==> design/flow/design.v <==
module ALU(input [31:0] a,b,input [3:0] EXE_CMD,input c,v, output reg [31:0] result, output [3:0] SR);
  reg C,V;
  wire N,Z;
  always@(*)begin
    result=32'b0;
    C=c;
    V=v;
    if(EXE_CMD==4'b0001)
      result=b;
    else if(EXE_CMD==4'b1001)
      result=~b;
    else if(EXE_CMD==4'b0010) begin
      {C,result}=a+b;
      V=(a[31]==b[31])&(a[31]!=result[31]);
    end
    else if(EXE_CMD==4'b0011) begin
      {C,result}=a+b+{31'b0,c};
      V=(a[31]==b[31])&(a[31]!=result[31]);
    end
    else if(EXE_CMD==4'b0100) begin
      {C,result}=a-b;
      V=(a[31]!=b[31])&(a[31]!=result[31]);
    end
    else if(EXE_CMD==4'b0101) begin
      {C,result}=a-b-{31'b0,~c};
      V=(a[31]!=b[31])&(a[31]!=result[31]);
    end
    else if(EXE_CMD==4'b0110)
      result=a&b;
    else if(EXE_CMD==4'b0111)
      result=a|b;
    else if(EXE_CMD==4'b1000)
      result=a^b;
  end
  assign N=result[31];
  assign Z=(result==32'b0);
  assign SR={N,Z,C,V};
endmodule
module ARM(input clk,rst,
           output [31:0] imem_addr,
           input [31:0] imem_rdata,
           output [31:0] dmem_addr,dmem_wdata,
           output dmem_we,
           input [31:0] dmem_rdata);
  wire [3:0] Dest_wb,SR,new_status,src1,src2;
  wire [3:0] ID_Stage_EXE_CMD,ID_Stage_Dest;
  wire [3:0] EXE_Stage_EXE_CMD,EXE_Stage_Dest;
  wire [3:0] MEM_Stage_EXE_CMD,MEM_Stage_Dest;
  wire [11:0] Shift_operand_IN,Shift_operand;
  wire [23:0] Signed_imm_24_IN,Signed_imm_24;
  wire [31:0] ID_Stage_pc,EXE_Stage_pc;
  wire [31:0] IF_Stage_instruction,ID_Stage_instruction_In;
  wire [31:0] Val_Rn_IN,Val_Rm_IN,Val_Rn,Val_Rm,MEM_Stage_Val_Rm;
  wire [31:0] EXE_Stage_ALU_result,MEM_Stage_ALU_result,WB_Stage_ALU_result;
  wire [31:0] BranchAddr;
  wire [31:0] Result_WB;
  wire [31:0] MEM_result,WB_Stage_MEM_result;
  wire [31:0] IF_Stage_pc;
  wire [3:0] SR_cond;
  wire Hazard_Detected,Branch_taken,writeBackEn;
  wire ID_Stage_WB_EN,ID_Stage_MEM_R_EN,ID_Stage_MEM_W_EN,ID_Stage_B,ID_Stage_S;
  wire imm_IN,imm,Two_Src,Rn_is_valid;
  wire EXE_Stage_WB_EN,EXE_Stage_MEM_R_EN,EXE_Stage_MEM_W_EN,EXE_Stage_S;
  wire MEM_Stage_WB_EN,MEM_Stage_MEM_R_EN,MEM_Stage_MEM_W_EN;
  wire WB_Stage_MEM_R_EN;
  assign SR_cond=EXE_Stage_S ? new_status : SR;
  IF_Stage if_stage(.clk(clk),
        .rst(rst),
        .freeze(Hazard_Detected),
        .Branch_taken(Branch_taken),
        .BranchAddr(BranchAddr),
        .imem_rdata(imem_rdata),
        .imem_addr(imem_addr),
        .PC(IF_Stage_pc),
        .Instruction(IF_Stage_instruction));
  IF_Stage_Reg if_stage_reg(.clk(clk),
        .rst(rst),
        .freeze(Hazard_Detected),
        .flush(Branch_taken),
        .PC_in(IF_Stage_pc),
        .Instruction_in(IF_Stage_instruction),
        .PC(ID_Stage_pc),
        .Instruction(ID_Stage_instruction_In));
  ID_Stage id_stage(.clk(clk),
        .rst(rst),
        .Instruction(ID_Stage_instruction_In),
        .Result_WB(Result_WB),
        .writeBackEn(writeBackEn),
        .Dest_wb(Dest_wb),
        .hazard(Hazard_Detected),
        .SR(SR_cond),
        .WB_EN(ID_Stage_WB_EN),
        .MEM_R_EN(ID_Stage_MEM_R_EN),
        .MEM_W_EN(ID_Stage_MEM_W_EN),
        .B(ID_Stage_B),
        .S(ID_Stage_S),
        .EXE_CMD(ID_Stage_EXE_CMD),
        .Val_Rn(Val_Rn_IN),
        .Val_Rm(Val_Rm_IN),
        .imm(imm_IN),
        .Shift_operand(Shift_operand_IN),
        .Signed_imm_24(Signed_imm_24_IN),
        .Dest(ID_Stage_Dest),
        .src1(src1),
        .src2(src2),
        .Two_src(Two_Src),
        .Rn_is_valid(Rn_is_valid));
  ID_Stage_Reg id_stage_reg(.clk(clk),
        .rst(rst),
        .flush(Branch_taken),
        .WB_EN_IN(ID_Stage_WB_EN),
        .MEM_R_EN_IN(ID_Stage_MEM_R_EN),
        .MEM_W_EN_IN(ID_Stage_MEM_W_EN),
        .B_IN(ID_Stage_B),
        .S_IN(ID_Stage_S),
        .EXE_CMD_IN(ID_Stage_EXE_CMD),
        .PC_IN(ID_Stage_pc),
        .Val_Rn_IN(Val_Rn_IN),
        .Val_Rm_IN(Val_Rm_IN),
        .imm_IN(imm_IN),
        .Shift_operand_IN(Shift_operand_IN),
        .Signed_imm_24_IN(Signed_imm_24_IN),
        .Dest_IN(ID_Stage_Dest),
        .WB_EN(EXE_Stage_WB_EN),
        .MEM_R_EN(EXE_Stage_MEM_R_EN),
        .MEM_W_EN(EXE_Stage_MEM_W_EN),
        .B(Branch_taken),
        .S(EXE_Stage_S),
        .EXE_CMD(EXE_Stage_EXE_CMD),
        .PC(EXE_Stage_pc),
        .Val_Rn(Val_Rn),
        .Val_Rm(Val_Rm),
        .imm(imm),
        .Shift_operand(Shift_operand),
        .Signed_imm_24(Signed_imm_24),
        .Dest(EXE_Stage_Dest));
  EXE_Stage exe_stage(.clk(clk),
        .EXE_CMD(EXE_Stage_EXE_CMD),
        .MEM_R_EN(EXE_Stage_MEM_R_EN),
        .MEM_W_EN(EXE_Stage_MEM_W_EN),
        .PC(EXE_Stage_pc),
        .Val_Rn(Val_Rn),
        .Val_Rm(Val_Rm),
        .imm(imm),
        .Shift_operand(Shift_operand),
        .Signed_imm_24(Signed_imm_24),
        .SR(SR),
        .ALU_result(EXE_Stage_ALU_result),
        .Br_addr(BranchAddr),
        .status(new_status));
  EXE_Stage_Reg exe_stage_reg(.clk(clk),
        .rst(rst),
        .WB_en_in(EXE_Stage_WB_EN),
        .MEM_R_EN_in(EXE_Stage_MEM_R_EN),
        .MEM_W_EN_in(EXE_Stage_MEM_W_EN),
        .ALU_result_in(EXE_Stage_ALU_result),
        .ST_val_in(Val_Rm),
        .Dest_in(EXE_Stage_Dest),
        .WB_en(MEM_Stage_WB_EN),
        .MEM_R_EN(MEM_Stage_MEM_R_EN),
        .MEM_W_EN(MEM_Stage_MEM_W_EN),
        .ALU_result(MEM_Stage_ALU_result),
        .ST_val(MEM_Stage_Val_Rm),
        .Dest(MEM_Stage_Dest));
  assign dmem_addr=MEM_Stage_ALU_result;
  assign dmem_wdata=MEM_Stage_Val_Rm;
  assign dmem_we=MEM_Stage_MEM_W_EN;
  assign MEM_result=dmem_rdata;
  MEM_reg mem_reg(.clk(clk),
        .rst(rst),
        .WB_en_in(MEM_Stage_WB_EN),
        .MEM_R_en_in(MEM_Stage_MEM_R_EN),
        .ALU_result_in(MEM_Stage_ALU_result),
        .Mem_read_value_in(MEM_result),
        .Dest_in(MEM_Stage_Dest),
        .WB_en(writeBackEn),
        .MEM_R_en(WB_Stage_MEM_R_EN),
        .ALU_result(WB_Stage_ALU_result),
        .Mem_read_value(WB_Stage_MEM_result),
        .Dest(Dest_wb));
  WB_Stage wb_stage(.ALU_result(WB_Stage_ALU_result),
        .MEM_result(WB_Stage_MEM_result),
        .MEM_R_en(WB_Stage_MEM_R_EN),
        .out(Result_WB));
  HazardDetectionUnit hazard_detection_unit(.src1(src1),
        .src2(src2),
        .Two_Src(Two_Src),
        .Rn_is_valid(Rn_is_valid),
        .Exe_Dest(EXE_Stage_Dest),
        .Exe_WB_EN(EXE_Stage_WB_EN),
        .Mem_Dest(MEM_Stage_Dest),
        .Mem_WB_EN(MEM_Stage_WB_EN),
        .Hazard_Detected(Hazard_Detected));
  StatusRegister status_register(.clk(clk),
        .rst(rst),
        .change_status(EXE_Stage_S),
        .status_in(new_status),
        .status_out(SR));
endmodule
module Adder#(parameter n=32)(input [n-1:0] a,b, output [n-1:0] result);
  assign result = a+b;
endmodule
module ConditionCheck(input [3:0] condition,SR,
                      output reg condition_check_result);
  wire n,z,c,v;
  assign {n,z,c,v}=SR;
  always@(*)begin
    condition_check_result=1'b0;
    if(condition==4'd0)
      condition_check_result=z;
    else if(condition==4'd1)
      condition_check_result=!z;
    else if(condition==4'd2)
      condition_check_result=c;
    else if(condition==4'd3)
      condition_check_result=!c;
    else if(condition==4'd4)
      condition_check_result=n;
    else if(condition==4'd5)
      condition_check_result=!n;
    else if(condition==4'd6)
      condition_check_result=v;
    else if(condition==4'd7)
      condition_check_result=!v;
    else if(condition==4'd8)
      condition_check_result=c&!z;
    else if(condition==4'd9)
      condition_check_result=!c|z;
    else if(condition==4'd10)
      condition_check_result=(n==v);
    else if(condition==4'd11)
      condition_check_result=(n!=v);
    else if(condition==4'd12)
      condition_check_result=!z &(n==v);
    else if(condition==4'd13)
      condition_check_result=z|(n!=v);
    else if(condition==4'd14)
      condition_check_result=1'b1;
  end  
endmodule
module ControlUnit(input [1:0] mode,
                   input [3:0] opcode,
                   input s,
                   output reg [3:0] EXE_CMD,
                   output reg memory_read_en,memory_write_en,WB_Enable,B,S,Rn_is_valid);
  always@(*)begin
    EXE_CMD=4'b0000;
    memory_read_en=1'b0;
    memory_write_en=1'b0;
    WB_Enable=1'b0;
    B=1'b0;
    S=1'b0;
    Rn_is_valid=1'b0;
    if(mode==2'b00) begin
      if(opcode==4'b1101) begin  
        EXE_CMD=4'b0001;
        memory_read_en=1'b0;
        memory_write_en=1'b0;
        WB_Enable=1'b1;
        B=1'b0;
        S=s;
        Rn_is_valid=1'b0;
      end
      else if(opcode==4'b1111) begin
        EXE_CMD=4'b1001;
        memory_read_en=1'b0;
        memory_write_en=1'b0;
        WB_Enable=1'b1;
        B=1'b0;
        S=s;
        Rn_is_valid=1'b0;
      end
      else if(opcode==4'b0100) begin
        EXE_CMD=4'b0010;
        memory_read_en=1'b0;
        memory_write_en=1'b0;
        WB_Enable=1'b1;
        B=1'b0;
        S=s;
        Rn_is_valid=1'b1;
      end
      else if(opcode==4'b0101) begin
        EXE_CMD=4'b0011;
        memory_read_en=1'b0;
        memory_write_en=1'b0;
        WB_Enable=1'b1;
        B=1'b0;
        S=s;
        Rn_is_valid=1'b1;
      end
      else if(opcode==4'b0010) begin
        EXE_CMD=4'b0100;
        memory_read_en=1'b0;
        memory_write_en=1'b0;
        WB_Enable=1'b1;
        B=1'b0;
        S=s;
        Rn_is_valid=1'b1;
      end
      else if(opcode==4'b0110) begin
        EXE_CMD=4'b0101;
        memory_read_en=1'b0;
        memory_write_en=1'b0;
        WB_Enable=1'b1;
        B=1'b0;
        S=s;
        Rn_is_valid=1'b1;
      end
      else if(opcode==4'b0000) begin
        EXE_CMD=4'b0110;
        memory_read_en=1'b0;
        memory_write_en=1'b0;
        WB_Enable=1'b1;
        B=1'b0;
        S=s;
        Rn_is_valid=1'b1;
      end
      else if(opcode==4'b1100) begin
        EXE_CMD=4'b0111;
        memory_read_en=1'b0;
        memory_write_en=1'b0;
        WB_Enable=1'b1;
        B=1'b0;
        S=s;
        Rn_is_valid=1'b1;
      end
      else if(opcode==4'b0001) begin
        EXE_CMD=4'b1000;
        memory_read_en=1'b0;
        memory_write_en=1'b0;
        WB_Enable=1'b1;
        B=1'b0;
        S=s;
        Rn_is_valid=1'b1;
      end
      else if(opcode==4'b1010) begin
        EXE_CMD=4'b0100;
        memory_read_en=1'b0;
        memory_write_en=1'b0;
        WB_Enable=1'b0;
        B=1'b0;
        S=1'b1;
        Rn_is_valid=1'b1;
      end
      else if(opcode==4'b1000) begin
        EXE_CMD=4'b0110;
        memory_read_en=1'b0;
        memory_write_en=1'b0;
        WB_Enable=1'b0;
        B=1'b0;
        S=1'b1;
        Rn_is_valid=1'b1;
      end
    end
    else if(mode==2'b01 && opcode==4'b0100) begin
      if(s==1'b1) begin
        EXE_CMD=4'b0010;
        memory_read_en=1'b1;
        memory_write_en=1'b0;
        WB_Enable=1'b1;
        B=1'b0;
        S=1'b0;
        Rn_is_valid=1'b1;
      end
      else if(s==1'b0) begin
        EXE_CMD=4'b0010;
        memory_read_en=1'b0;
        memory_write_en=1'b1;
        WB_Enable=1'b0;
        B=1'b0;
        S=1'b0;
        Rn_is_valid=1'b1;
      end
    end
    else if(mode==2'b10) begin
      memory_read_en=1'b0;
      memory_write_en=1'b0;
      WB_Enable=1'b0;
      B=1'b1;
      S=1'b0;
      Rn_is_valid=1'b0;
    end
  end
endmodule
module EXE_Stage(input clk,
                input [3:0] EXE_CMD,
                input MEM_R_EN,MEM_W_EN,
                input [31:0] PC,Val_Rn,Val_Rm,
                input imm,
                input [11:0] Shift_operand,
                input [23:0] Signed_imm_24,
                input [3:0] SR,
                output [31:0] ALU_result,Br_addr,
                output [3:0] status);
  wire [31:0] alu_b;
  wire [31:0] branch_immediate;
  assign branch_immediate={{8{Signed_imm_24[23]}},Signed_imm_24}<<2;
  wire memory_type_instruction;
  or _or(memory_type_instruction,MEM_R_EN,MEM_W_EN);
  ALU alu(.a(Val_Rn),
        .b(alu_b),
        .EXE_CMD(EXE_CMD),
        .c(SR[1]),
        .v(SR[0]),
        .result(ALU_result),
        .SR(status));
  Shifter shifter(.Val_Rm(Val_Rm),
        .Shift_operand(Shift_operand),
        .imm(imm),
        .memory_type_instruction(memory_type_instruction),
        .alu_b(alu_b));
  Adder #(32) adder(.a(PC),
        .b(branch_immediate),
        .result(Br_addr));
endmodule
module EXE_Stage_Reg(
                input clk,rst,WB_en_in,MEM_R_EN_in,MEM_W_EN_in,
                input [31:0] ALU_result_in,ST_val_in,
                input [3:0] Dest_in,
                output reg WB_en,MEM_R_EN,MEM_W_EN,
                output reg [31:0] ALU_result,ST_val,
                output reg [3:0] Dest);
  always@(posedge clk,posedge rst)begin
    if(rst) begin
      WB_en<=1'b0;
      MEM_R_EN<=1'b0;
      MEM_W_EN<=1'b0;
      ALU_result<=32'd0;
      ST_val<=32'd0;
      Dest<=4'd0;
    end
    else begin
    WB_en<=WB_en_in;
    MEM_R_EN<=MEM_R_EN_in;
    MEM_W_EN<=MEM_W_EN_in;
    ALU_result<=ALU_result_in;
    ST_val<=ST_val_in;
    Dest<=Dest_in; 
    end
  end
endmodule
module HazardDetectionUnit(input [3:0] src1,src2,
                            input Two_Src,Rn_is_valid,
                            input [3:0] Exe_Dest,
                            input Exe_WB_EN,
                            input [3:0] Mem_Dest,
                            input Mem_WB_EN,
                            output Hazard_Detected);
  reg execution_stage_hazard,memory_stage_hazard;
  always@(*) begin
    execution_stage_hazard=1'b0;
    memory_stage_hazard=1'b0;
    if(Exe_WB_EN) begin
      if((src1==Exe_Dest && Rn_is_valid) || (src2==Exe_Dest && Two_Src))
        execution_stage_hazard=1'b1;
    end
    if(Mem_WB_EN) begin
      if((src1==Mem_Dest && Rn_is_valid) || (src2==Mem_Dest && Two_Src))
        memory_stage_hazard=1'b1;
    end
  end
  or _or(Hazard_Detected,execution_stage_hazard,memory_stage_hazard);
endmodule
module ID_Stage(input clk,rst,
                input [31:0] Instruction,Result_WB,
                input writeBackEn,
                input [3:0] Dest_wb,
                input hazard,
                input [3:0] SR,
                output WB_EN,MEM_R_EN,MEM_W_EN,B,S,
                output [3:0] EXE_CMD,
                output [31:0] Val_Rn,Val_Rm,
                output imm,
                output [11:0] Shift_operand,
                output [23:0] Signed_imm_24,
                output [3:0] Dest,src1,src2,
                output Two_src,Rn_is_valid);
    wire [3:0] pre_EXE_CMD;
    wire s,pre_MEM_R_EN,pre_MEM_W_EN,pre_WB_EN,pre_B,pre_S;
    wire condition_check_result,imm_not,control_signal_selector;
    assign Dest=Instruction[15:12];
    assign s=Instruction[20];
    assign imm=Instruction[25];
    assign Shift_operand=Instruction[11:0];
    assign Signed_imm_24=Instruction[23:0];
    assign src1=Instruction[19:16];
    RegisterFile register_file(.clk(clk),
          .rst(rst),
          .src1(src1),
          .src2(src2),
          .Dest_wb(Dest_wb),
          .Result_WB(Result_WB),
          .writeBackEn(writeBackEn),
          .reg1(Val_Rn),
          .reg2(Val_Rm));
    ControlUnit control_unit(.mode(Instruction[27:26]),
          .opcode(Instruction[24:21]),
          .s(s),
          .EXE_CMD(pre_EXE_CMD),
          .memory_read_en(pre_MEM_R_EN),
          .memory_write_en(pre_MEM_W_EN),
          .WB_Enable(pre_WB_EN),
          .B(pre_B),
          .S(pre_S),
          .Rn_is_valid(Rn_is_valid));
    ConditionCheck condition_check(.condition(Instruction[31:28]),
          .SR(SR),
          .condition_check_result(condition_check_result));
    not _not(imm_not,imm);
    or _or(Two_src,imm_not,pre_MEM_W_EN); 
    and _and(control_signal_selector,condition_check_result,!hazard);
    Mux#(4) _mux1(.a(Instruction[3:0]),
          .b(Dest),
          .selector(pre_MEM_W_EN),
          .result(src2));
    Mux#(9) _mux2(.a(9'b000000000),
          .b({pre_EXE_CMD,pre_MEM_R_EN,pre_MEM_W_EN,pre_WB_EN,pre_B,pre_S}),
          .selector(control_signal_selector),
          .result({EXE_CMD,MEM_R_EN,MEM_W_EN,WB_EN,B,S}));
endmodule
module ID_Stage_Reg(input clk,rst,flush,
                input WB_EN_IN,MEM_R_EN_IN,MEM_W_EN_IN,
                input B_IN,S_IN,
                input [3:0] EXE_CMD_IN,
                input [31:0] PC_IN,
                input [31:0] Val_Rn_IN,Val_Rm_IN,
                input imm_IN,
                input [11:0] Shift_operand_IN,
                input [23:0] Signed_imm_24_IN,
                input [3:0] Dest_IN,
                output reg WB_EN,MEM_R_EN,MEM_W_EN,B,S,
                output reg [3:0] EXE_CMD,
                output reg [31:0] PC,
                output reg [31:0] Val_Rn,Val_Rm,
                output reg imm,
                output reg [11:0] Shift_operand,
                output reg [23:0] Signed_imm_24,
                output reg [3:0] Dest);
  always@(posedge clk,posedge rst)begin
    if(rst)begin
      WB_EN<=1'b0;
      MEM_R_EN<=1'b0;
      MEM_W_EN<=1'b0;
      B<=1'b0;
      S<=1'b0;
      EXE_CMD<=4'd0;
      PC<=32'd0;
      Val_Rn<=32'd0;
      Val_Rm<=32'd0;
      imm<=1'b0;
      Shift_operand<=12'd0;
      Signed_imm_24<=24'd0;
      Dest<=4'd0;
    end
    else if(flush)begin
      WB_EN<=1'b0;
      MEM_R_EN<=1'b0;
      MEM_W_EN<=1'b0;
      B<=1'b0;
      S<=1'b0;
      EXE_CMD<=4'd0;
      PC<=32'd0;
      Val_Rn<=32'd0;
      Val_Rm<=32'd0;
      imm<=1'b0;
      Shift_operand<=12'd0;
      Signed_imm_24<=24'd0;
      Dest<=4'd0;
    end
    else begin
      WB_EN<=WB_EN_IN;
      MEM_R_EN<=MEM_R_EN_IN;
      MEM_W_EN<=MEM_W_EN_IN;
      B<=B_IN;
      S<=S_IN;
      EXE_CMD<=EXE_CMD_IN;
      PC<=PC_IN;
      Val_Rn<=Val_Rn_IN;
      Val_Rm<=Val_Rm_IN;
      imm<=imm_IN;
      Shift_operand<=Shift_operand_IN;
      Signed_imm_24<=Signed_imm_24_IN;
      Dest<=Dest_IN;
    end
  end
endmodule
module IF_Stage(input clk,rst,freeze,Branch_taken,
                input [31:0] BranchAddr,
                input [31:0] imem_rdata,
                output [31:0] imem_addr,
                output [31:0] PC,Instruction);
  wire [31:0] buffered_pc;
  assign imem_addr=buffered_pc;
  assign Instruction=imem_rdata;
  PC_Handler pc_handler(.clk(clk),
        .rst(rst),
        .freeze(freeze),
        .Branch_taken(Branch_taken),
        .BranchAddr(BranchAddr),
        .buffered_pc(buffered_pc));
  Adder #(32) adder(.a(buffered_pc),
        .b(32'd4),
        .result(PC));
endmodule
module IF_Stage_Reg(input clk,rst,freeze,flush,
                input [31:0] PC_in,Instruction_in,
                output reg [31:0] PC,Instruction);
  always@(posedge clk,posedge rst)begin
    if(rst) begin
      PC<=32'd0;
      Instruction<=32'd0;
    end
    else if(flush) begin
      PC<=32'd0;
      Instruction<=32'd0;
    end
    else begin
      if(freeze) begin
        PC<=PC;
        Instruction<=Instruction;
      end
      else begin
        PC<=PC_in;
        Instruction<=Instruction_in;
      end
    end
  end
endmodule
module MEM_reg(input clk,rst,WB_en_in,MEM_R_en_in,
               input [31:0] ALU_result_in, Mem_read_value_in,
               input [3:0] Dest_in,
               output reg WB_en,MEM_R_en,
               output reg [31:0] ALU_result,Mem_read_value,
               output reg [3:0] Dest);
  always@(posedge clk,posedge rst)begin
    if(rst) begin
      WB_en<=1'b0;
      MEM_R_en<=1'b0;
      Dest<=4'd0;
      ALU_result<=32'd0;
      Mem_read_value<=32'd0;
    end
    else begin
    WB_en<=WB_en_in;
    MEM_R_en<=MEM_R_en_in;
    Dest<=Dest_in;
    ALU_result<=ALU_result_in;
    Mem_read_value<=Mem_read_value_in;
    end
  end
endmodule
module Mux#(parameter n=9)(input [n-1:0] a,b,input selector,output [n-1:0]result);
  assign result = selector?b:a;
endmodule
module PC_Handler(input clk,rst,freeze,Branch_taken,
                  input [31:0] BranchAddr,
                  output [31:0] buffered_pc);
  reg [31:0] pc;
  always@(posedge clk,posedge rst)begin
    if(rst) begin
      pc<=32'b0;
    end
    else if(Branch_taken)
      pc<=BranchAddr;
    else begin
      if(freeze)
        pc<=pc;
      else
        pc<=pc+32'd4;
    end
  end
  assign buffered_pc=pc;
endmodule
module RegisterFile(input clk,rst,
                    input [3:0] src1,src2,Dest_wb,
                    input [31:0] Result_WB,
                    input writeBackEn,
                    output [31:0] reg1,reg2);
  reg [31:0] registers[0:14];
  integer i;
  always@(posedge clk,posedge rst)begin
    if(rst) begin
      for(i=0;i<15;i=i+1)
        registers[i]<=i;
    end
    else if(writeBackEn && Dest_wb!=4'd15)
      registers[Dest_wb]<=Result_WB;
  end
  assign reg1=(src1==4'd15) ? 32'd0 :
              (writeBackEn && Dest_wb==src1) ? Result_WB : registers[src1];
  assign reg2=(src2==4'd15) ? 32'd0 :
              (writeBackEn && Dest_wb==src2) ? Result_WB : registers[src2];
endmodule
module Shifter(input [31:0] Val_Rm,
               input [11:0] Shift_operand,
               input imm,memory_type_instruction,
               output reg [31:0] alu_b);
  reg [4:0] rotate_imm;
  reg [39:0] immed,first_pre_value;
  reg [63:0] second_pre_value;
  always@(*)begin
    alu_b=Val_Rm;
    rotate_imm=5'b0;
    first_pre_value=40'b0;
    second_pre_value=64'b0;
    if(memory_type_instruction)
      alu_b={{20{Shift_operand[11]}},Shift_operand};
    else if(imm) begin
      rotate_imm={Shift_operand[11:8],1'b0};
      first_pre_value = {Shift_operand[7:0],24'b000000000000000000000000,Shift_operand[7:0]}>>rotate_imm;
      alu_b=first_pre_value[31:0];
    end
    else if(Shift_operand[4]==0) begin
      if(Shift_operand[6:5]==2'b00)
        alu_b=Val_Rm<<Shift_operand[11:7];
      if(Shift_operand[6:5]==2'b01)
        alu_b=Val_Rm>>Shift_operand[11:7];
      if(Shift_operand[6:5]==2'b10)
        alu_b=$signed(Val_Rm)>>>Shift_operand[11:7];
      if(Shift_operand[6:5]==2'b11) begin
        second_pre_value={Val_Rm,Val_Rm}>>Shift_operand[11:7];
        alu_b=second_pre_value[31:0];
      end
    end
  end 
endmodule
module StatusRegister(input clk,rst,change_status,
                      input [3:0] status_in,
                      output reg [3:0] status_out);
  always@(posedge clk,posedge rst)begin
    if(rst)
	    status_out<=4'b0000;
    else if(change_status)
      status_out<=status_in;
  end
endmodule
module WB_Stage(input [31:0] ALU_result,MEM_result,
                input MEM_R_en,
                output [31:0] out);
  Mux #(32) _mux(.a(ALU_result),
        .b(MEM_result),
        .selector(MEM_R_en),
        .result(out));
endmodule
==> design/flow/run.sh <==
#!/bin/bash
# the make line also repeats each setting of config.mk as NAME=value (left out here)
make -C /OpenROAD-flow-scripts/flow DESIGN_CONFIG=/design/flow/config.mk WORK_HOME=/design/flow/orfs CLKGATE_MAP_FILE= finish
==> design/flow/config.mk <==
export PLATFORM = sky130hd
export DESIGN_NAME = ARM
export DESIGN_NICKNAME = ARM
export VERILOG_FILES = /design/flow/design.v
export SDC_FILE = /design/flow/constraint.sdc
export NUM_CORES = 4
export LEC_CHECK = 0
export CAP_MARGIN = 20
export CORE_MARGIN = 2
export CORE_UTILIZATION = 40
export PLACE_DENSITY = 0.6
export SLEW_MARGIN = 20
==> design/flow/constraint.sdc <==
create_clock -name core_clock -period 10.7 [get_ports {clk}]
set_input_delay 2.1400 -clock core_clock [delete_from_list [all_inputs] [get_ports {clk}]]
set_output_delay 2.1400 -clock core_clock [all_outputs]
set_load 0.01 [all_outputs]
==> results of run 1 <==
## per-layer routing
layer | part of all wire [%] | vias up
li1 | - | 22800
met1 | 39 | 26200
met2 | 41 | 4131
met3 | 13 | 956
met4 | 6.9 | 13
met5 | 0.048 | -
## per-stage QoR
step | TNS (ns) | hold WS, ns | cells
2_1_floorplan | -2560.54 | 0.331 | 6191
3_3_place_gp | 0 | 0.333 | 7831
3_5_place_dp | 0 | 0.341 | 7831
4_1_cts | 0 | 0.355 | 8010
5_1_grt | 0 | 0.354 | 8012
6_report | 0 | 0.354 | 8018
## final cells by class
| cell class | instances | area (um2) |
|---|---|---|
| well taps | 1768 | 2210 |
| multi-input cells | 4692 | 30500 |
| inverters | 140 | 529 |
| clock inverters | 47 | 562 |
| diodes | 6 | 15.0 |
| clock buffers | 132 | 2760 |
| fillers | 12900 | 72300 |
| repair buffers | 382 | 3380 |
| flip-flops and latches | 851 | 21400 |
==> metrics.csv, run 1 <==
metric,value,unit
run_status,"complete, no violations",
final-hold-violation-count,0,
hold_path_class,register to register,
cp_data_arrival_time,10.90,ns
postSynthSeqShare,39.6,%
core_area,134000,um2
critPathCapture,id_stage_reg.EXE_CMD[3]$_DFF_PP0_,
power.leakage,0.0249,uW
grt_use_met2,53.2,%
power_density,386,nW/um2
final.setup_skew,0.0315,ns
yosysUniqueCellTypes,121,
viasPerCell,6.74,
grt_max_degree,170,
p_sw,12500,uW
clock.latency.late_pin,0.73,ns
avgSynthCellArea,8.71,um2
grt_pass1_wl,372000,um
ys_sh_adder,3.15,%
drv_slew,0,
place_ws,0.920,ns
cts_hold_buffers,0,
die_area,138000,um2
post_drt_wl_per_cell,32.6,um
dr_total_vias,54100,
post_cts_buffers,0,
path_class,register to register,
antenna_found_initial,19,
ant_nets,0,
cp_slowest_cell,dfrtp_4,
die_y,371,um
flop_cell,dfrtp_1,
worstRegToRegCells,26,
maxCapViolCount,0,
clkPwrFrac,14.7,%
switching_share,52.9,%
async_reset_ff_share,100,%
globalRouteMet1Util,50.1,%
final_cell_area,61300,um2
topCellsByArea,"dfrtp_1 38%, a21oi_1 6.0%, nor2_1 4.8%",
max_stage_delay,1.05,ns
first_iter_violations,8458,
first_pass_iters,10,
synthCells,6191,
pg_comb,14500,uW
cts_resized,0,
hold_depth,0,
grt_use_total,37.0,%
fp.dieW,371,um
cts-root-buf,clkbuf_16,
worstPathRequired,11.31,ns
fin_crit_sh,96.2,%
start_kind,register,
power-top-group,combinational logic,
ys_seq_elements,851,
cts_inserted_buffers,96,
finalPower,23700,uW
yosysChipArea,53900,um2
finalSetupViolations,0,
edf_count,0,
areaGrowthSynthToFinish,13.7,%
cp_max_fo,66,
log.warning_count,99,
htreeDepth,3,
startpoint,id_stage_reg.Shift_operand[7]$_DFF_PP0_,
worst-path-buf-inv,1,
synth.top_cell.area_share,38.2,%
clock-sinks,851,
comb_power_share,61.1,%
rsz0062_at_grt,no,
r2r-end,id_stage_reg.EXE_CMD[3]$_DFF_PP0_,
r2r_start,id_stage_reg.Shift_operand[7]$_DFF_PP0_,
worstHoldStart,exe_stage_reg.MEM_R_EN$_DFF_PP0_,
top_usage_layer,met2,
ys_cells,6191,
mux_share,6.92,%
num_rows,134,
grt_overflow,0,
clock.fmax,97.2,MHz
ir_worst_vdd,0.183,mV
internal_power,11200,uW
pg_seq,5730,uW
synth.cellmix.simpleShare,17.5,%
nNetsFinal,6362,
common_cells,"823 x dfrtp_1, 685 x nor2_1, 642 x a21oi_1",
top_logic_kind,AND-OR/OR-AND gates,
grt_use_met3,10.1,%
clk_path_buf_depth,3,
drc,0,
synth.most_common_cell,dfrtp_1,
io_buffers,162,
end_kind,register,
ys_sh_aoi,25.2,%
p_clk,3490,uW
cts_tree,done,
yosysWarnings,13,
crit_family,AND-OR/OR-AND gates,
relSlewSlack,20.8,%
final_core_util,45.9,%
gp_congestion,1.09,
finalCriticalPeriod,10.29,ns
min_to,mem_reg.MEM_R_en$_DFF_PP0_,
setup_ws,0.409,ns
placed_cell_area,57900,um2
synthesis.nets,6390,
r2r_slack,0.41,ns
drt-total-wl,261000,um
xor_area_share,3.05,%
fp_util,40.3,%
path_clk_slew,0.06,ns
worst_pin_slew,1.18,ns
cp.depth,26,
p_seq_share,24.2,%
yosys.area.top_type,dfrtp_1,
dp_hpwl,172000,um
syn_area,53900,um2
grt_pass1_vias,51000,
io_pins,163,
==> run 2, diff against run 1 <==
Settings changed: CAP_MARGIN 20 to 30, CELL_PAD_IN_SITES_DETAIL_PLACEMENT from default to 1, CELL_PAD_IN_SITES_GLOBAL_PLACEMENT from default to 3, CORE_ASPECT_RATIO from default to 1.37, CORE_UTILIZATION 40 to 17, CTS_CLUSTER_SIZE from default to 60, MIN_ROUTING_LAYER from default to met2, SETUP_SLACK_MARGIN from default to 1.61.
Clock period 10.7 ns to 14.7 ns, I/O delays scaled along.
==> run 2 against run 1 <==
- worst setup slack improved by 2.5 ns
- still clean
- critical path depth increased by 1
- sequential power decreased by 27%
- synthesized cell count unchanged
- highest routed layer unchanged
- sequential cell count unchanged
- combinational power decreased by 14%
- largest cell class unchanged
- first-iteration DRC count increased by 89%
- non-clock buffer count increased by 47
- critical path type unchanged
- power decreased by 18%
==> metrics.csv, run 2 <==
metric,value,unit,change
startpoint,id_stage_reg.Shift_operand[7]$_DFF_PP0_,,
cts-root-buf,clkbuf_16,,
globalRouteMet1Util,0,%,-50 points
p_sw,11100,uW,-12%
finalSetupViolations,0,,unchanged
worst-path-buf-inv,3,,+2
first_iter_violations,16000,,+89%
fp.dieW,485,um,+31%
setup_tns,0,ns,unchanged
p_seq_share,21.8,%,-2.4 points
xor_area_share,3.05,%,unchanged
cts_hold_buffers,0,,unchanged
run_status,"complete, no violations",,
num_rows,242,,+81%
grt_use_total,33.5,%,-3.6 points
die_y,663,um,+79%
postSynthSeqShare,39.6,%,unchanged
power_density,295,nW/um2,-24%
worstRegToRegCells,27,,+3.8%
io_buffers,162,,unchanged
edf_count,0,,unchanged
clock.latency.late_pin,0.79,ns,+0.06 ns
log.warning_count,108,,+9.1%
first_pass_iters,13,,+3
grt_max_degree,169,,-0.59%
p_clk,2770,uW,-21%
post_drt_wl_per_cell,35.2,um,+8.0%
clock-sinks,851,,unchanged
antenna_found_initial,6,,-13
topCellsByArea,"dfrtp_1 38%, a21oi_1 6.0%, nor2_1 4.8%",,
relSlewSlack,10.6,%,-10 points
ys_cells,6191,,unchanged
power-top-group,combinational logic,,
yosys.area.top_type,dfrtp_1,,
syn_area,53900,um2,unchanged
synthesis.nets,6390,,unchanged
final-hold-violation-count,0,,unchanged
ys_sh_adder,3.15,%,unchanged
internal_power,8250,uW,-26%
top_usage_layer,met3,,
cp_max_fo,84,,+27%
top_logic_kind,AND-OR/OR-AND gates,,
synth.cellmix.simpleShare,17.5,%,unchanged
clk_path_buf_depth,3,,unchanged
avgSynthCellArea,8.71,um2,unchanged
grt_overflow,0,,unchanged
critPathCapture,id_stage_reg.MEM_R_EN$_DFF_PP0_,,
r2r_start,id_stage_reg.Shift_operand[7]$_DFF_PP0_,,
r2r_slack,2.93,ns,+2.52 ns
ys_sh_aoi,25.2,%,unchanged
pg_seq,4210,uW,-27%
yosysChipArea,53900,um2,unchanged
synth.most_common_cell,dfrtp_1,,
synth.top_cell.area_share,38.2,%,unchanged
final.setup_skew,0.0578,ns,+0.0263 ns
worstHoldStart,exe_stage_reg.MEM_R_EN$_DFF_PP0_,,
ys_seq_elements,851,,unchanged
mux_share,6.92,%,unchanged
dr_total_vias,75500,,+40%
cp.depth,27,,+3.8%
cts_inserted_buffers,101,,+5.2%
areaGrowthSynthToFinish,21.4,%,
path_clk_slew,0.07,ns,about the same
comb_power_share,63.9,%,+2.8 points
finalCriticalPeriod,11.77,ns,+1.48 ns
viasPerCell,7.16,,+6.2%
clock.fmax,85.0,MHz,-13%
gp_congestion,1.07,,-2.3%
ant_nets,0,,unchanged
grt_use_met3,40.8,%,+31 points
clkPwrFrac,14.3,%,-0.4 points
crit_family,AND-OR/OR-AND gates,,
post_cts_buffers,0,,unchanged
worstPathRequired,15.30,ns,+3.99 ns
r2r-end,id_stage_reg.MEM_R_EN$_DFF_PP0_,,
grt_pass1_vias,83300,,+63%
maxCapViolCount,0,,unchanged
htreeDepth,3,,unchanged
max_stage_delay,1.05,ns,about the same
path_class,register to register,,
cp_slowest_cell,a221oi_1,,
drt-total-wl,371000,um,+42%
rsz0062_at_grt,no,,
drc,0,,unchanged
fin_crit_sh,80.0,%,-16 points
grt_use_met2,39.6,%,-14 points
ir_worst_vdd,0.119,mV,-35%
synthCells,6191,,unchanged
yosysUniqueCellTypes,121,,unchanged
cts_resized,0,,unchanged
worst_pin_slew,1.34,ns,+0.158 ns
fp_util,17.0,%,-23 points
end_kind,register,,
io_pins,163,,unchanged
hold_path_class,register to register,,
start_kind,register,,
core_area,316000,um2,+140%
cp_data_arrival_time,12.36,ns,+1.46 ns
min_to,mem_reg.MEM_R_en$_DFF_PP0_,,
cts_tree,done,,
dp_hpwl,249000,um,+45%
hold_depth,0,,unchanged
nNetsFinal,6414,,+0.82%
async_reset_ff_share,100,%,unchanged
power.leakage,0.0254,uW,+1.9%
grt_pass1_wl,497000,um,+34%
common_cells,"823 x dfrtp_1, 685 x nor2_1, 642 x a21oi_1",,
hold_slack,0.365,ns,+0.0109 ns
flop_cell,dfrtp_1,,
yosysWarnings,13,,unchanged
pg_comb,12400,uW,-14%
die_area,322000,um2,+130%
drv_slew,0,,unchanged
switching_share,57.3,%,+4.4 points
[run 2: per-stage QoR]
stage	worst slack [ns]	utilization [%]	cells	instance area (um2)	total power, uW
finish	2.93	20.7	10500	65500	19300
CTS	3.64	20.5	10400	64900	18400
floorplan	0.0888	-	6191	53900	10300
global route	2.75	20.6	10500	65300	19900
detailed placement	3.71	19.4	10200	61500	15600
global placement	3.38	19.3	10200	61100	15600
[run 2: final cells by class]
class	count	area, um2
tap	4148	5190
sequential	851	21400
antenna	98	245
clock buffer	148	2910
timing repair buffer	429	4030
inverter	140	529
multi-input combinational	4692	30700
clock inverter	41	493
fill	36600	251000
[run 2: layer usage]
layer / share of wire [%] / vias up
li1: - / 22800
met1: 0 / 24000
met2: 48 / 25400
met3: 39 / 3224
met4: 11 / 180
met5: 1.6 / -
==> run 3, diff against run 2 <==
Settings changed: CAP_MARGIN 30 to 20, CELL_PAD_IN_SITES_DETAIL_PLACEMENT 1 to default, CELL_PAD_IN_SITES_GLOBAL_PLACEMENT 3 to default, CORE_ASPECT_RATIO 1.37 to default, CORE_UTILIZATION 17 to 40, CTS_CLUSTER_SIZE 60 to default, MIN_ROUTING_LAYER met2 to default, SETUP_SLACK_MARGIN 1.61 to default.
Clock period 14.7 ns to 7.01 ns, I/O delays scaled along.
==> run 3 against run 2 <==
- now fails the layout checks on negative setup slack
- cell count is 13% lower
- clock-buffer cell count shrank 15
- area after synthesis stayed put
- sequential power grew 100%
- worst setup slack worse by 4.2 ns
- combinational power increased to 2.6 times the previous value
- cell area up 9.4%
- routed wire length fell by 19%
- first-iteration DRC count down 47%
- largest power group unchanged
==> metrics.csv, run 3 <==
metric,value,unit,change
switching_share,49.1,%,-8.2 points
clock.fmax,121,MHz,+42%
post_drt_wl_per_cell,33.1,um,-6.0%
first_pass_iters,9,,-4
drc,0,,unchanged
r2r-end,id_stage_reg.EXE_CMD[0]$_DFF_PP0_,,
async_reset_ff_share,100,%,unchanged
log.warning_count,112,,+3.7%
clkPwrFrac,11.6,%,-2.7 points
flop_cell,dfrtp_1,,
synth.cellmix.simpleShare,17.5,%,unchanged
setup_tns,-12.30,ns,-12.30 ns
path_class,register to register,,
grt_overflow,0,,unchanged
synthesis.nets,6390,,unchanged
startpoint,id_stage_reg.Shift_operand[7]$_DFF_PP0_,,
place_ws,-2.08,ns,-5.79 ns
die_y,371,um,-44%
finalPower,46300,uW,+140%
ys_sh_adder,3.15,%,unchanged
ir_worst_vdd,0.304,mV,+160%
grt_use_total,43.1,%,+9.6 points
areaGrowthSynthToFinish,32.8,%,
drv_slew,0,,unchanged
p_clk,5370,uW,+94%
r2r_start,id_stage_reg.Shift_operand[7]$_DFF_PP0_,,
io_pins,163,,unchanged
worstPathRequired,7.62,ns,-7.68 ns
power.leakage,0.0308,uW,+21%
cts_inserted_buffers,94,,-6.9%
grt_pass1_vias,56600,,-32%
ant_nets,0,,unchanged
synth.top_cell.area_share,38.2,%,unchanged
first_iter_violations,8548,,-47%
rsz0062_at_grt,yes,,
die_area,138000,um2,-57%
final-hold-violation-count,0,,unchanged
max_stage_delay,0.68,ns,-0.37 ns
clock.latency.late_pin,0.76,ns,-0.03 ns
worst-path-buf-inv,8,,+5
topCellsByArea,"dfrtp_1 38%, a21oi_1 6.0%, nor2_1 4.8%",,
ys_sh_aoi,25.2,%,unchanged
power-top-group,combinational logic,,
critPathCapture,id_stage_reg.EXE_CMD[0]$_DFF_PP0_,,
ys_seq_elements,851,,unchanged
cp_data_arrival_time,8.88,ns,-3.48 ns
syn_area,53900,um2,unchanged
p_seq_share,18.3,%,-3.5 points
worstRegToRegCells,32,,+19%
finalCriticalPeriod,8.27,ns,-3.49 ns
run_status,failed layout checks,,
min_to,mem_reg.MEM_R_en$_DFF_PP0_,,
dr_total_vias,58600,,-22%
fp.dieW,371,um,-24%
finalSetupViolations,15,,+15
start_kind,register,,
r2r_slack,-1.26,ns,-4.20 ns
grt_pass1_wl,425000,um,-15%
clk_path_buf_depth,3,,unchanged
top_logic_kind,AND-OR/OR-AND gates,,
setup_ws,-1.26,ns,-4.20 ns
mux_share,6.92,%,unchanged
path_clk_slew,0.06,ns,about the same
cts-root-buf,clkbuf_16,,
p_sw,22700,uW,+110%
yosysUniqueCellTypes,121,,unchanged
comb_power_share,70.1,%,+6.2 points
n_fill_cell,12500,,-66%
maxCapViolCount,0,,unchanged
hold_path_class,register to register,,
yosysWarnings,13,,unchanged
cp.depth,32,,+19%
nNetsFinal,7471,,+16%
clock-sinks,851,,unchanged
postSynthSeqShare,39.6,%,unchanged
yosys.area.top_type,dfrtp_1,,
drt-total-wl,302000,um,-19%
cp_slowest_cell,mux4_2,,
dp_hpwl,218000,um,-12%
common_cells,"823 x dfrtp_1, 685 x nor2_1, 642 x a21oi_1",,
worstHoldStart,exe_stage_reg.MEM_R_EN$_DFF_PP0_,,
cp_max_fo,6,,-93%
final.setup_skew,0.0784,ns,+0.0206 ns
relSlewSlack,21.0,%,+10 points
power_density,647,nW/um2,+120%
fp_util,40.3,%,+23 points
synthCells,6191,,unchanged
edf_count,0,,unchanged
synth.most_common_cell,dfrtp_1,,
end_kind,register,,
cts_tree,done,,
viasPerCell,6.43,,-10%
num_rows,134,,-45%
final_core_util,53.6,%,+33 points
grt_max_degree,170,,+0.59%
xor_area_share,3.05,%,unchanged
core_area,134000,um2,-58%
pg_seq,8490,uW,+100%
internal_power,23600,uW,+190%
htreeDepth,3,,unchanged
avgSynthCellArea,8.71,um2,unchanged
hold_depth,0,,unchanged
antenna_found_initial,17,,+11
ys_cells,6191,,unchanged
gp_congestion,1.05,,-1.5%
pg_comb,32400,uW,+160%
fin_crit_sh,118,%,+38 points
crit_family,AND-OR/OR-AND gates,,
so_faults,negative setup slack,,
worst_pin_slew,1.16,ns,-0.179 ns
yosysChipArea,53900,um2,unchanged
io_buffers,162,,unchanged
==> run 3: through the flow <==
stage          cell area [um2]  hold WS (ns)  std cells
4_1_cts                  71300         0.349       9111
6_report                 71600         0.348       9126
3_5_place_dp             66300         0.348       8874
2_1_floorplan            54200         0.331       6191
3_3_place_gp             66300         0.334       8874
5_1_grt                  71600         0.355       9122
==> run 3: final cells by class <==
cell class | instances | area, um2 | area share, %
Multi-Input combinational cell | 4692 | 31900 | 44.6
Inverter | 140 | 533 | 0.744
Sequential cell | 851 | 21400 | 29.8
Tap cell | 1768 | 2210 | 3.09
Clock buffer | 133 | 2670 | 3.73
Antenna cell | 4 | 10.0 | 0.0140
Timing Repair Buffer | 1493 | 12200 | 17.1
Clock inverter | 45 | 662 | 0.924
==> run 3: repair_timing <==
item                                    in CTS  in global routing
resized                                    260                 42
pin swaps                                   66                 20
hold buffers                                 0                  0
setup buffers                               59                 12
cloned                                       3                  0
endpoints found under the setup margin      24                 19
==> run 3: routing by layer <==
layer | vias to the layer above | part of all wire (%) | GRT usage (%)
li1 | 25000 | - | -
met4 | 8 | 6.5 | 22.1
met1 | 28800 | 40 | 58.5
met5 | - | 0.018 | 0
met2 | 3975 | 42 | 63.0
met3 | 907 | 12 | 11.3
==> run 4, diff against run 3 <==
Settings changed: CELL_PAD_IN_SITES_DETAIL_PLACEMENT from default to 1, CORE_ASPECT_RATIO from default to 1.11, CORE_UTILIZATION 40 to 70, GPL_ROUTABILITY_DRIVEN from default to 0, HOLD_SLACK_MARGIN from default to -0.0, MAX_ROUTING_LAYER from default to met5, PLACE_DENSITY 0.6 to default, PLACE_DENSITY_LB_ADDON from default to 0.08, SETUP_SLACK_MARGIN from default to 1.08, SLEW_MARGIN 20 to 25, TNS_END_PERCENT from default to 20.
Clock period 7.01 ns to 6.05 ns, I/O delays scaled along.
==> run 4 against run 3 <==
- the flow now stops in detailed placement
- synthesized cell count unchanged
- die area down 42%
- area after synthesis did not move
==> metrics.csv, run 4 <==
metric,value,unit,change
edf_count,0,,unchanged
core_area,76400,um2,-43%
topCellsByArea,"dfrtp_1 38%, a21oi_1 6.0%, nor2_1 4.8%",,
avgSynthCellArea,8.71,um2,unchanged
die_y,296,um,-20%
io_buffers,162,,unchanged
syn_area,53900,um2,unchanged
mux_share,6.92,%,unchanged
synth.most_common_cell,dfrtp_1,,
run_status,stopped before the end,,
synth.top_cell.area_share,38.2,%,unchanged
firstError,[ERROR DPL-0033] detailed placement checks failed during check placement.,,
die_area,79300,um2,-42%
ys_sh_adder,3.15,%,unchanged
fp_util,70.5,%,+30 points
postSynthSeqShare,39.6,%,unchanged
top_logic_kind,AND-OR/OR-AND gates,,
flop_cell,dfrtp_1,,
yosysUniqueCellTypes,121,,unchanged
fp.dieW,267,um,-28%
synthCells,6191,,unchanged
common_cells,"823 x dfrtp_1, 685 x nor2_1, 642 x a21oi_1",,
yosysWarnings,13,,unchanged
lastStage,detailed placement,,
yosysChipArea,53900,um2,unchanged
ys_seq_elements,851,,unchanged
num_rows,107,,-20%
synthesis.nets,6390,,unchanged
xor_area_share,3.05,%,unchanged
ys_cells,6191,,unchanged
synth.cellmix.simpleShare,17.5,%,unchanged
async_reset_ff_share,100,%,unchanged
io_pins,163,,unchanged
ys_sh_aoi,25.2,%,unchanged
yosys.area.top_type,dfrtp_1,,
## run 4: per-stage QoR
| stage | hold slack (ns) | cell area, um2 |
|---|---|---|
| after floorplan | 0.331 | 53900 |
| after global placement | 0.333 | 63500 |
==> run 5, diff against run 4 <==
Settings changed: ABC_AREA from default to 0, CAP_MARGIN 20 to 40, CORE_ASPECT_RATIO 1.11 to 1.83, CORE_UTILIZATION 70 to 28, GPL_TIMING_DRIVEN from default to 0, HOLD_SLACK_MARGIN -0.0 to default, PLACE_DENSITY from default to 0.75, PLACE_DENSITY_LB_ADDON 0.08 to default, SETUP_SLACK_MARGIN 1.08 to default, SLEW_MARGIN 25 to 20, TNS_END_PERCENT 20 to default.
Clock period 6.05 ns to 9.24 ns, I/O delays scaled along.
==> run 5 against run 4 <==
- die area up 150%
- area after synthesis did not move
- synthesized cell count did not move
- the flow stops in global routing
==> metrics.csv, run 5 <==
metric,value,unit,change
synthesis.nets,6390,,unchanged
fp_util,28.2,%,-42 points
postSynthSeqShare,39.6,%,unchanged
yosysChipArea,53900,um2,unchanged
yosysUniqueCellTypes,121,,unchanged
ys_seq_elements,851,,unchanged
grt_overflow,1460,,
edf_count,0,,unchanged
topCellsByArea,"dfrtp_1 38%, a21oi_1 6.0%, nor2_1 4.8%",,
ys_sh_aoi,25.2,%,unchanged
flop_cell,dfrtp_1,,
mux_share,6.92,%,unchanged
clock-sinks,851,,
cts_inserted_buffers,77,,
common_cells,"823 x dfrtp_1, 685 x nor2_1, 642 x a21oi_1",,
syn_area,53900,um2,unchanged
ys_cells,6191,,unchanged
synth.cellmix.simpleShare,17.5,%,unchanged
num_rows,217,,+100%
synth.top_cell.area_share,38.2,%,unchanged
die_area,196000,um2,+150%
clk_path_buf_depth,3,,
dp_hpwl,263000,um,
yosys.area.top_type,dfrtp_1,,
top_logic_kind,AND-OR/OR-AND gates,,
cts_hold_buffers,0,,
async_reset_ff_share,100,%,unchanged
io_pins,163,,unchanged
synthCells,6191,,unchanged
xor_area_share,3.05,%,unchanged
htreeDepth,3,,
place_ws,-2.42,ns,
ys_sh_adder,3.15,%,unchanged
die_y,598,um,+100%
avgSynthCellArea,8.71,um2,unchanged
synth.most_common_cell,dfrtp_1,,
grt_use_total,60.8,%,
lastStage,global routing,,
firstError,[ERROR GRT-0116] Global routing finished with congestion. Check the congestion regions in the DRC Viewer.,,
yosysWarnings,13,,unchanged
fp.dieW,328,um,+23%
core_area,191000,um2,+150%
io_buffers,162,,unchanged
run_status,stopped before the end,,
cts-root-buf,clkbuf_16,,
==> run 5: what timing repair did <==
action / in CTS
cloned: 1
setup endpoints to repair: 25
pin swaps: 24
resized: 216
setup buffers: 34
==> run 5: metrics by stage <==
stage / instances / hold slack, ns / cell area (um2) / power, uW / TNS, ns
floorplan: 6191 / 0.331 / 53900 / 16400 / -3548.36
global placement: 8871 / 0.332 / 58700 / 22400 / -7292.89
detailed placement: 9043 / 0.345 / 60800 / 24100 / -29.26
CTS: 9214 / 0.369 / 64500 / 29300 / 0
==> run 5: routing by layer <==
metal  global-route usage (%)  GRT overflow
met1                     58.5           190
met5                     42.4            24
met4                     56.0           335
met3                     55.2           248
met2                     71.8           663
==> run 6, diff against run 5 <==
Settings changed: ABC_AREA 0 to default, CAP_MARGIN 40 to 20, CELL_PAD_IN_SITES_DETAIL_PLACEMENT 1 to default, CORE_ASPECT_RATIO 1.83 to 0.52, CORE_UTILIZATION 28 to 70, CTS_CLUSTER_DIAMETER from default to 379, CTS_CLUSTER_SIZE from default to 25, GPL_ROUTABILITY_DRIVEN 0 to default, GPL_TIMING_DRIVEN 0 to default, MAX_ROUTING_LAYER met5 to met4, PLACE_DENSITY 0.75 to default, PLACE_DENSITY_LB_ADDON from default to 0.0, SETUP_SLACK_MARGIN from default to 2.04, TNS_END_PERCENT from default to 5.
Clock period 9.24 ns to 7.1 ns, I/O delays scaled along.
==> run 6 against run 5 <==
- the flow again stops in global routing
- area after synthesis is the same
- die area shrank 60%
- synthesized cell count is the same
==> metrics.csv, run 6 <==
metric,value,unit,change
run_status,stopped before the end,,
lastStage,global routing,,
firstError,[ERROR GRT-0232] Routing congestion too high. Check the congestion heatmap in the GUI.,,
yosysChipArea,53900,um2,unchanged
grt_overflow,1,,
cts_inserted_buffers,40,,-48%
yosys.area.top_type,dfrtp_1,,
clock-sinks,851,,unchanged
fp.dieW,389,um,+18%
synth.most_common_cell,dfrtp_1,,
grt_use_total,76.1,%,
async_reset_ff_share,100,%,unchanged
postSynthSeqShare,39.6,%,unchanged
io_buffers,162,,unchanged
yosysUniqueCellTypes,121,,unchanged
mux_share,6.92,%,unchanged
cts_hold_buffers,0,,unchanged
clk_path_buf_depth,3,,unchanged
edf_count,0,,unchanged
syn_area,53900,um2,unchanged
synthCells,6191,,unchanged
place_ws,-1.79,ns,+0.632 ns
topCellsByArea,"dfrtp_1 38%, a21oi_1 6.0%, nor2_1 4.8%",,
flop_cell,dfrtp_1,,
die_area,79400,um2,-60%
synth.top_cell.area_share,38.2,%,unchanged
ys_sh_aoi,25.2,%,unchanged
htreeDepth,2,,-1
io_pins,163,,unchanged
common_cells,"823 x dfrtp_1, 685 x nor2_1, 642 x a21oi_1",,
synth.cellmix.simpleShare,17.5,%,unchanged
ys_seq_elements,851,,unchanged
ys_sh_adder,3.15,%,unchanged
cts-root-buf,clkbuf_16,,
dp_hpwl,183000,um,-30%
ys_cells,6191,,unchanged
num_rows,73,,-66%
synthesis.nets,6390,,unchanged
core_area,76300,um2,-60%
die_y,204,um,-66%
gp_congestion,1.57,,
yosysWarnings,13,,unchanged
avgSynthCellArea,8.71,um2,unchanged
top_logic_kind,AND-OR/OR-AND gates,,
placed_cell_area,63500,um2,+4.4%
fp_util,70.7,%,+42 points
xor_area_share,3.05,%,unchanged
==> run 6: stage by stage <==
stage,hold slack [ns],power [uW],cells,TNS [ns]
after floorplan,0.331,21300,6191,-5009.35
after global placement,0.332,33700,7941,-17.06
after detailed placement,0.349,34600,7941,-16.63
after CTS,0.371,38400,8020,-6.97
==> run 6: routing by layer <==
layer  global-route usage, %  GRT overflow
met1                    83.4             0
met2                    84.0             0
met3                    65.5             0
met4                    58.3             1
met5                       -             -
==> run 6: timing repair <==
item / in CTS
pin swaps: 73
gates cloned: 1
setup endpoints to repair: 41
gates resized: 138
setup buffers: 14
==> run 7, diff against run 6 <==
Settings changed: CORE_ASPECT_RATIO 0.52 to default, CORE_UTILIZATION 70 to 55, CTS_CLUSTER_DIAMETER 379 to default, CTS_CLUSTER_SIZE 25 to default, MAX_ROUTING_LAYER met4 to default, PLACE_DENSITY from default to 0.6, PLACE_DENSITY_LB_ADDON 0.0 to default, SETUP_SLACK_MARGIN 2.04 to default, TNS_END_PERCENT 5 to default.
Clock period 7.1 ns to 5.91 ns, I/O delays scaled along.
==> run 7 against run 6 <==
- the layout now fails its checks (negative setup slack)
- die area increased by 27%
- area after synthesis did not move
- synthesized cell count stayed put
==> metrics.csv, run 7 <==
metric,value,unit,change
end_kind,register,,
pg_seq,10100,uW,
place_ws,-2.31,ns,-0.521 ns
max_stage_delay,0.58,ns,
ys_seq_elements,851,,unchanged
min_to,mem_reg.MEM_R_en$_DFF_PP0_,,
finalSetupViolations,32,,
so_faults,negative setup slack,,
viasPerCell,7.17,,
grt_pass1_vias,59500,,
ir_worst_vdd,0.502,mV,
yosysUniqueCellTypes,121,,unchanged
fin_crit_sh,135,%,
switching_share,49.0,%,
rsz0062_at_grt,yes,,
clock-sinks,851,,unchanged
r2r_start,id_stage_reg.Shift_operand[7]$_DFF_PP0_,,
power.leakage,0.0306,uW,
p_sw,26400,uW,
ys_cells,6191,,unchanged
drv_slew,0,,
final-hold-violation-count,0,,
synthesis.nets,6390,,unchanged
worstHoldStart,exe_stage_reg.MEM_R_EN$_DFF_PP0_,,
crit_family,AND-OR/OR-AND gates,,
num_rows,114,,+56%
syn_area,53900,um2,unchanged
ys_sh_aoi,25.2,%,unchanged
log.warning_count,106,,
drt-total-wl,272000,um,
antenna_found_initial,14,,
areaGrowthSynthToFinish,31.6,%,
relSlewSlack,24.0,%,
hold_path_class,register to register,,
synth.most_common_cell,dfrtp_1,,
cts_hold_buffers,0,,unchanged
cp_slowest_cell,dfrtp_4,,
async_reset_ff_share,100,%,unchanged
io_buffers,162,,unchanged
cp.depth,32,,
common_cells,"823 x dfrtp_1, 685 x nor2_1, 642 x a21oi_1",,
flop_cell,dfrtp_1,,
r2r-end,id_stage_reg.EXE_CMD[3]$_DFF_PP0_,,
core_area,96900,um2,+27%
final_core_util,73.2,%,
critPathCapture,id_stage_reg.EXE_CMD[3]$_DFF_PP0_,,
first_pass_iters,17,,
setup_tns,-30.21,ns,
yosys.area.top_type,dfrtp_1,,
synth.top_cell.area_share,38.2,%,unchanged
synthCells,6191,,unchanged
path_common_cell,buf_4,,
finalNonFillerCells,8584,,
yosysWarnings,13,,unchanged
setup_ws,-2.08,ns,
die_y,317,um,+55%
cp_max_fo,7,,
topCellsByArea,"dfrtp_1 38%, a21oi_1 6.0%, nor2_1 4.8%",,
comb_power_share,70.6,%,
cts_inserted_buffers,86,,+110%
grt_max_degree,153,,
post_drt_wl_per_cell,31.7,um,
gp_congestion,1.11,,-30%
grt_pass1_wl,390000,um,
xor_area_share,3.05,%,unchanged
path_class,register to register,,
clk_path_buf_depth,3,,unchanged
clkPwrFrac,10.6,%,
hold_slack,0.346,ns,
final.setup_skew,0.0388,ns,
placedCellCount,8343,,+5.1%
avgSynthCellArea,8.71,um2,unchanged
htreeDepth,3,,+1
power-top-group,combinational logic,,
io_pins,163,,unchanged
finalCriticalPeriod,7.99,ns,
cts-root-buf,clkbuf_16,,
maxCapViolCount,0,,
startpoint,id_stage_reg.Shift_operand[7]$_DFF_PP0_,,
fp_util,55.7,%,-15 points
clock.fmax,125,MHz,
postSynthSeqShare,39.6,%,unchanged
pg_comb,38000,uW,
worstRegToRegCells,32,,
first_iter_violations,11300,,
internal_power,27400,uW,
synth.cellmix.simpleShare,17.5,%,unchanged
worst_pin_slew,1.12,ns,
yosysChipArea,53900,um2,unchanged
r2r_slack,-2.08,ns,
run_status,failed layout checks,,
dr_total_vias,61500,,
edf_count,0,,unchanged
worst-path-buf-inv,7,,
dp_hpwl,189000,um,+3.4%
clock.latency.late_pin,0.71,ns,
power_density,759,nW/um2,
ys_sh_adder,3.15,%,unchanged
p_seq_share,18.8,%,
path_clk_slew,0.07,ns,
nNetsFinal,7434,,
ant_nets,0,,
grt_use_total,52.7,%,
fp.dieW,317,um,-18%
p_clk,5720,uW,
mux_share,6.92,%,unchanged
drc,0,,
cts_tree,done,,
grt_overflow,0,,
cp_data_arrival_time,8.56,ns,
top_logic_kind,AND-OR/OR-AND gates,,
die_area,101000,um2,+27%
worstPathRequired,6.48,ns,
start_kind,register,,
hold_depth,0,,
[run 7: layer usage]
layer / wire (um) / global-route usage (%)
met5: 110 / 0.0473
met4: 26900 / 39.0
met3: 42200 / 20.8
met2: 110000 / 74.5
met1: 93200 / 65.0
[run 7: what timing repair did]
item                                    in CTS  in global routing
endpoints found under the setup margin      36                 35
buffers inserted                            53                 31
pin swaps                                   71                 39
resized                                    235                142
gates cloned                                 1                  1
[run 7: metrics by stage]
step | total power [uW] | instance area, um2
2_1_floorplan | 26100 | 54300
3_3_place_gp | 42400 | 65500
3_5_place_dp | 42900 | 65500
4_1_cts | 50700 | 70000
5_1_grt | 55400 | 70900
6_report | 53800 | 70900
[run 7: layout make-up]
cell class | count | area [um2]
clock inverter | 35 | 413
fill | 6944 | 25900
inverter | 140 | 532
multi-input combinational | 4692 | 32500
tap | 1276 | 1600
timing repair buffer | 1464 | 12000
antenna | 4 | 10.0
clock buffer | 122 | 2480
sequential | 851 | 21400
==> run 8, diff against run 7 <==
Settings changed: CORE_UTILIZATION 55 to 11.
Clock period 5.91 ns to 16.8 ns, I/O delays scaled along.
==> run 8 against run 7 <==
- now clean on timing, DRC and antenna
- die area went up to 4.9 times the previous value
- global-route usage is 42 points lower
- critical endpoint is now id_stage_reg.S$_DFF_PP0_
- area after synthesis stayed put
- largest cell class unchanged
- power is 72% lower
- clock skew is 0.0062 ns lower
- non-clock buffer count is 1118 lower
- largest power group unchanged
- clock power is 64% lower
==> metrics.csv, run 8 <==
metric,value,unit,change
worst-path-buf-inv,3,,-4
gp_congestion,0.968,,-12%
p_seq_share,24.3,%,+5.5 points
power-top-group,combinational logic,,
ys_cells,6191,,unchanged
synthCells,6191,,unchanged
grt_max_degree,180,,+18%
cts_resized,0,,-100%
synth.cellmix.simpleShare,17.5,%,unchanged
finalNonFillerCells,12700,,+48%
clk_path_buf_depth,3,,unchanged
fp.dieW,704,um,+120%
edf_count,0,,unchanged
post_drt_wl_per_cell,22.7,um,-28%
viasPerCell,4.24,,-41%
rsz0062_at_grt,no,,
yosys.area.top_type,dfrtp_1,,
dp_hpwl,197000,um,+4.0%
async_reset_ff_share,100,%,unchanged
worstHoldStart,exe_stage_reg.MEM_R_EN$_DFF_PP0_,,
dr_total_vias,53700,,-13%
flop_cell,dfrtp_1,,
clkPwrFrac,13.7,%,+3.1 points
worstPathRequired,17.33,ns,+10.85 ns
r2r-end,id_stage_reg.S$_DFF_PP0_,,
setup_ws,5.53,ns,+7.61 ns
ant_nets,0,,unchanged
postSynthSeqShare,39.6,%,unchanged
pg_comb,9290,uW,-76%
wl_met1,122000,um,+31%
die_area,496000,um2,+390%
setup_tns,0,ns,+30.21 ns
min_to,mem_reg.MEM_R_en$_DFF_PP0_,,
place_ws,5.84,ns,+8.15 ns
maxCapViolCount,0,,unchanged
die_y,704,um,+120%
yosysWarnings,13,,unchanged
run_status,"complete, no violations",,
comb_power_share,62.0,%,-8.6 points
clock.latency.late_pin,0.69,ns,-0.02 ns
grt_use_total,11.0,%,-42 points
first_pass_iters,9,,-8
power.leakage,0.0246,uW,-20%
end_kind,register,,
antenna_found_initial,36,,+22
finalSetupViolations,0,,-100%
ir_worst_vdd,0.0996,mV,-80%
final.setup_skew,0.0326,ns,-0.00618 ns
syn_area,53900,um2,unchanged
met2_length,113000,um,+3.1%
start_kind,register,,
path_clk_slew,0.07,ns,about the same
io_buffers,162,,unchanged
drt-total-wl,288000,um,+5.6%
ys_sh_aoi,25.2,%,unchanged
finalCriticalPeriod,11.27,ns,+3.28 ns
power_density,225,nW/um2,-70%
n_fill_cell,55600,,+700%
htreeDepth,3,,unchanged
routed-wl-met3,40000,um,-5.1%
cp.depth,27,,-16%
core_area,489000,um2,+400%
p_sw,8130,uW,-69%
cts-root-buf,clkbuf_16,,
first_iter_violations,7503,,-34%
ys_sh_adder,3.15,%,unchanged
clock.fmax,88.8,MHz,-29%
top_logic_kind,AND-OR/OR-AND gates,,
relSlewSlack,20.2,%,-3.7 points
max_stage_delay,0.92,ns,+0.34 ns
ys_seq_elements,851,,unchanged
num_rows,257,,+130%
p_clk,2050,uW,-64%
topCellsByArea,"dfrtp_1 38%, a21oi_1 6.0%, nor2_1 4.8%",,
grt_pass1_wl,398000,um,+2.2%
hold_path_class,register to register,,
common_cells,"823 x dfrtp_1, 685 x nor2_1, 642 x a21oi_1",,
drc,0,,unchanged
worstRegToRegCells,27,,-16%
avgSynthCellArea,8.71,um2,unchanged
path_class,register to register,,
path_common_cell,nor4_1,,
cp_max_fo,49,,+42
fp_util,11.0,%,-45 points
yosysChipArea,53900,um2,unchanged
drv_slew,0,,unchanged
grt_overflow,0,,unchanged
nNetsFinal,6311,,-15%
cts_inserted_buffers,81,,-5.8%
crit_family,AND-OR/OR-AND gates,,
clock-sinks,851,,unchanged
worst_pin_slew,1.20,ns,+0.0799 ns
mux_share,6.92,%,unchanged
grt_pass1_vias,50600,,-15%
top_layer_used,met5,,
placedCellCount,12500,,+50%
xor_area_share,3.05,%,unchanged
r2r_start,id_stage_reg.Shift_operand[8]$_DFF_PP0_,,
switching_share,54.3,%,+5.2 points
cts_hold_buffers,0,,unchanged
cp_slowest_cell,a2111oi_1,,
r2r_slack,5.53,ns,+7.61 ns
synthesis.nets,6390,,unchanged
critPathCapture,id_stage_reg.S$_DFF_PP0_,,
io_pins,163,,unchanged
post_cts_buffers,0,,-100%
cts_tree,done,,
areaGrowthSynthToFinish,23.4,%,
finalPower,15000,uW,-72%
hold_depth,0,,unchanged
synth.top_cell.area_share,38.2,%,unchanged
log.warning_count,101,,-4.7%
hold_slack,0.349,ns,+0.00371 ns
internal_power,6850,uW,-75%
cp_data_arrival_time,11.79,ns,+3.23 ns
pg_seq,3650,uW,-64%
final-hold-violation-count,0,,unchanged
yosysUniqueCellTypes,121,,unchanged
startpoint,id_stage_reg.Shift_operand[8]$_DFF_PP0_,,
synth.most_common_cell,dfrtp_1,,
fin_crit_sh,67.1,%,-68 points
==> run 8: layout make-up <==
cell class                 instances  area (um2)  area share (%)
antenna                           18        45.0          0.0677
clock buffer                     105        2250            3.38
clock inverter                    46         616           0.925
inverter                         140         529           0.795
multi-input combinational       4692       30600            45.9
sequential                       851       21400            32.1
tap                             6475        8100            12.2
timing repair buffer             346        3080            4.63
==> run 8: stage by stage <==
stage,area [um2],util (%)
6_report,66500,13.6
5_1_grt,66500,13.6
4_1_cts,66400,13.6
3_5_place_dp,63600,13.0
3_3_place_gp,63600,13.0
2_1_floorplan,53900,-
==> run 8: routing by layer <==
| metal | vias to the layer above | global-route usage [%] |
|---|---|---|
| met3 | 790 | 4.45 |
| met2 | 3713 | 15.2 |
| li1 | 22700 | - |
| met1 | 26500 | 15.2 |
| met4 | 14 | 3.85 |
| met5 | - | 0 |
Power is estimated from default activity; no workload was simulated.
